## muldiv
module muldiv#(parameter XLEN = 32)
(
    input                   clk_i,
    input                   rst_i,
    input  [XLEN-1 : 0]     a_i,
    input  [XLEN-1 : 0]     b_i,
    input                   req_i,
    input  [ 2 : 0]         operation_sel_i,
    output reg [XLEN-1 : 0] muldiv_result_o,
    output reg              ready_o
);
function [XLEN-1 : 0] abs;
    input [XLEN-1 : 0] num;
    abs = num[XLEN-1] ? -num : num;
endfunction
wire operation_mul, operation_mulh, operation_mulhsu, operation_mulhu,
     operation_div, operation_divu, operation_rem, operation_remu;
assign operation_mul = (operation_sel_i == 3'b000);
assign operation_mulh = (operation_sel_i == 3'b001);
assign operation_mulhsu = (operation_sel_i == 3'b010);
assign operation_mulhu = (operation_sel_i == 3'b011);
assign operation_div = (operation_sel_i == 3'b100);
assign operation_divu = (operation_sel_i == 3'b101);
assign operation_rem = (operation_sel_i == 3'b110);
  ...
Size in the first run: ~400 flip-flops, roughly 100 I/O pins, ~0.061 mm² of cells after synthesis.
clock: 9.54 ns
lec_check: 0
abc_area: 1
cap_margin: 20
cell_pad_in_sites_detail_placement: 2
cell_pad_in_sites_global_placement: 0
core_aspect_ratio: 1.04
core_margin: 2
core_utilization: 63
gpl_timing_driven: 1
max_routing_layer: met4
min_routing_layer: met2
place_density: 0.58
setup_slack_margin: -0.62
slew_margin: 20
run.sh (not shown) runs the stock make flow with config.mk's settings and CLKGATE_MAP_FILE=.
The starting point failed in 3_5_place_dp.
Then changed:
==> flow/config.mk (replaced) <==
export PLATFORM = sky130hd
export DESIGN_NAME = muldiv
export DESIGN_NICKNAME = muldiv
export VERILOG_FILES = /design/flow/design.v
export SDC_FILE = /design/flow/constraint.sdc
export NUM_CORES = 4
export LEC_CHECK = 0
export CAP_MARGIN = 20
export CORE_MARGIN = 2
export CORE_UTILIZATION = 26
export PLACE_DENSITY = 0.6
export SLEW_MARGIN = 20
==> flow/constraint.sdc (replaced) <==
create_clock -name core_clock -period 10.9 [get_ports {clk_i}]
set_input_delay 2.1800 -clock core_clock [delete_from_list [all_inputs] [get_ports {clk_i}]]
set_output_delay 2.1800 -clock core_clock [all_outputs]
set_load 0.01 [all_outputs]
=>
- Now the flow finished clean
- synthesized cell count went down by 26%
- synthesized area went down by about 7%
- die size went up by 120%

---

muldiv again, from the RTL that the note above started with.
make LEC_CHECK=0 ABC_AREA=1 CAP_MARGIN=20 CORE_MARGIN=2 CORE_UTILIZATION=72 CTS_CLUSTER_DIAMETER=333 CTS_CLUSTER_SIZE=98 PLACE_DENSITY=0.4 SLEW_MARGIN=20 finish   # period 3.85 ns
The first run died in 5_1_grt on GRT-0116.
Then changed:
ABC_AREA = unset   (was 1)
CORE_UTILIZATION = 65   (was 72)
CTS_CLUSTER_DIAMETER = 289   (was 333)
CTS_CLUSTER_SIZE = unset   (was 98)
MAX_ROUTING_LAYER = met4   (was unset)
PLACE_DENSITY = 0.6   (was 0.4)
clock period = 7.06 ns   (was 3.85 ns; I/O delays follow)
Effect:
- This time the run completed, yet does not pass: negative setup slack
- die size rises by 3.0%
- synthesized area falls by about 7%
- synthesized cell count falls by 26%
Then changed:
ABC_AREA = 1   (was unset)
CORE_UTILIZATION = 72   (was 65)
CTS_CLUSTER_DIAMETER = unset   (was 289)
CTS_CLUSTER_SIZE = 98   (was unset)
MAX_ROUTING_LAYER = unset   (was met4)
TNS_END_PERCENT = 5   (was unset)
clock period = 5.0 ns   (was 7.06 ns; I/O delays follow)
Result: This time the run died in 5_1_grt with GRT-0116. Die size came out lower by about 3%. Synthesized cell count went up by about 35%. Synthesized area goes up by about 7.5%.
Then changed:
ABC_AREA = unset   (was 1)
CTS_CLUSTER_SIZE = unset   (was 98)
clock period = 6.12 ns   (was 5.0 ns; I/O delays follow)
=>
- The changed run completed and failed the layout checks on negative setup slack
- die size fell by 6.9%
- area after synthesis goes down by 7.0%
- synthesized cell count drops by 26%

---

Setup of v1:
muldiv again, from the RTL that the note above started with.
export LEC_CHECK = 0
export CAP_MARGIN = 20
export CELL_PAD_IN_SITES_DETAIL_PLACEMENT = 2
export CELL_PAD_IN_SITES_GLOBAL_PLACEMENT = 2
export CORE_ASPECT_RATIO = 1.04
export CORE_MARGIN = 9
export CORE_UTILIZATION = 58
export CTS_CLUSTER_DIAMETER = 359
export CTS_CLUSTER_SIZE = 68
export GPL_ROUTABILITY_DRIVEN = 0
export GPL_TIMING_DRIVEN = 0
export HOLD_SLACK_MARGIN = 0.29
export MAX_ROUTING_LAYER = met5
export PLACE_DENSITY = 0.6
export SETUP_SLACK_MARGIN = 1.2
export SLEW_MARGIN = 15
export TNS_END_PERCENT = 85
create_clock -name core_clock -period 8.5 [get_ports {clk_i}]
3_5_place_dp: v1 exited with error
Modified inputs, v11 compared to v1
# v1
export LEC_CHECK = 0
export CAP_MARGIN = 20
export CELL_PAD_IN_SITES_DETAIL_PLACEMENT = 2
export CELL_PAD_IN_SITES_GLOBAL_PLACEMENT = 2
export CORE_ASPECT_RATIO = 1.04
export CORE_MARGIN = 9
export CORE_UTILIZATION = 58
export CTS_CLUSTER_DIAMETER = 359
export CTS_CLUSTER_SIZE = 68
export GPL_ROUTABILITY_DRIVEN = 0
export GPL_TIMING_DRIVEN = 0
export HOLD_SLACK_MARGIN = 0.29
export MAX_ROUTING_LAYER = met5
export PLACE_DENSITY = 0.6
export SETUP_SLACK_MARGIN = 1.2
export SLEW_MARGIN = 15
export TNS_END_PERCENT = 85
create_clock -name core_clock -period 8.5 [get_ports {clk_i}]
# v11
export LEC_CHECK = 0
export CAP_MARGIN = 20
export CORE_MARGIN = 2
export CORE_UTILIZATION = 40
export GPL_ROUTABILITY_DRIVEN = 0
export SLEW_MARGIN = 20
create_clock -name core_clock -period 10.8 [get_ports {clk_i}]
Notes after the runs:
There was hardly any difference in synthesized netlist net count between v11 and v1.
Delta (v11 minus v1): floorplan die width grew by 17%, floorplan row count grew by 18%.
v11 went all the way through the flow, and no timing, DRC or antenna check failed.
--- input diff v11..v9 ---
# v11
export LEC_CHECK = 0
export CAP_MARGIN = 20
export CORE_MARGIN = 2
export CORE_UTILIZATION = 40
export GPL_ROUTABILITY_DRIVEN = 0
export SLEW_MARGIN = 20
create_clock -name core_clock -period 10.8 [get_ports {clk_i}]
# v9
export LEC_CHECK = 0
export CAP_MARGIN = 20
export CORE_MARGIN = 2
export CORE_UTILIZATION = 40
export PLACE_DENSITY = 0.6
export SLEW_MARGIN = 20
create_clock -name core_clock -period 8.33 [get_ports {clk_i}]
Findings:
- Run comparison: v9 destination of the critical timing path mul0[63]$_DFFE_PN_; v11 destination of the critical timing path mul0[45]$_DFFE_PN_
- Wire length after detailed routing delta (v9 -> v11): insignificant
## Diff of input files: v3 against v9
# v9
export LEC_CHECK = 0
export CAP_MARGIN = 20
export CORE_MARGIN = 2
export CORE_UTILIZATION = 40
export PLACE_DENSITY = 0.6
export SLEW_MARGIN = 20
create_clock -name core_clock -period 8.33 [get_ports {clk_i}]
# v3
export LEC_CHECK = 0
export CAP_MARGIN = 20
export CORE_MARGIN = 2
export CORE_UTILIZATION = 65
export SLEW_MARGIN = 20
create_clock -name core_clock -period 6.95 [get_ports {clk_i}]
### Flow results
Against v9, largest net degree at the start of global routing in v3 fell by more than 10%. Comparing v9 and v3, HPWL reported at the end of detailed placement is higher on v9. The die footprint of v3 falls short of that of v9 by about 40%. Against v9, final area in v3 rose by a few percent. v9 has a lower post-placement cell area than v3. Max diode insertion count for antenna repair across v9 and v3: v3. The flow for v3 finished, though final verification flagged negative setup slack. [v3 vs v9] area growth from synthesis to layout: higher in v3. v3 vs v9: post-route setup TNS down in v3. v3 vs v9, endpoint of the most critical setup path: mul0[59]$_DFFE_PN_ vs mul0[63]$_DFFE_PN_. Area of the multi-input gates (v3 over v9): increase, 2.7%.
The following lists how v54 was set up differently from v3:
# v3
export LEC_CHECK = 0
export CAP_MARGIN = 20
export CORE_MARGIN = 2
export CORE_UTILIZATION = 65
export SLEW_MARGIN = 20
create_clock -name core_clock -period 6.95 [get_ports {clk_i}]
# v54
export LEC_CHECK = 0
export ABC_AREA = 1
export CAP_MARGIN = 20
export CORE_MARGIN = 2
export CORE_UTILIZATION = 72
export CTS_CLUSTER_SIZE = 88
export PLACE_DENSITY = 0.78
export SETUP_SLACK_MARGIN = -0.46
export SLEW_MARGIN = 20
create_clock -name core_clock -period 6.57 [get_ports {clk_i}]
Notes after the runs:
- v54 | ERROR | 5_1_grt
- Between v3 and v54, the number of cells in Yosys stat is lower for v3.
- v54 vs v3 — full die area dropped by a few percent
- From v3 to v54, number of H-tree levels did not move at all.
- Average cell area after synthesis was higher in v3 than in v54.
- Instance area after placement (higher): v54
Relative to v54, the following input files were edited for v8:
# v54
export LEC_CHECK = 0
export ABC_AREA = 1
export CAP_MARGIN = 20
export CORE_MARGIN = 2
export CORE_UTILIZATION = 72
export CTS_CLUSTER_SIZE = 88
export PLACE_DENSITY = 0.78
export SETUP_SLACK_MARGIN = -0.46
export SLEW_MARGIN = 20
create_clock -name core_clock -period 6.57 [get_ports {clk_i}]
# v8
export LEC_CHECK = 0
export CAP_MARGIN = 5
export CORE_MARGIN = 2
export CORE_UTILIZATION = 72
export PLACE_DENSITY = 0.6
export SETUP_SLACK_MARGIN = 1.07
export SLEW_MARGIN = 20
create_clock -name core_clock -period 6.94 [get_ports {clk_i}]
## What came out
- v8: flow complete, layout not clean; failing: negative setup slack
- Compare v8 and v54 | number of rows in the core area higher: v54
- Going from v54 to v8, HPWL after detailed placement moved down; floorplan core density level; synthesized area moved down; post-synthesis xor/xnor area fraction moved up; horizontal extent of the die moved down.
- Compared to v54, v8 has yosys stat cell total 26% lower.
- CTS buffer count was higher in the run labelled v8.
- From v54 to v8, number of storage elements in the synthesis netlist did not move at all.
- Re distinct cell type count after synthesis: v8 and v54 aren't equal, and the higher value belongs to v8.
- The final reports for v8 and v54 show area enclosed by the die boundary lower in the former.
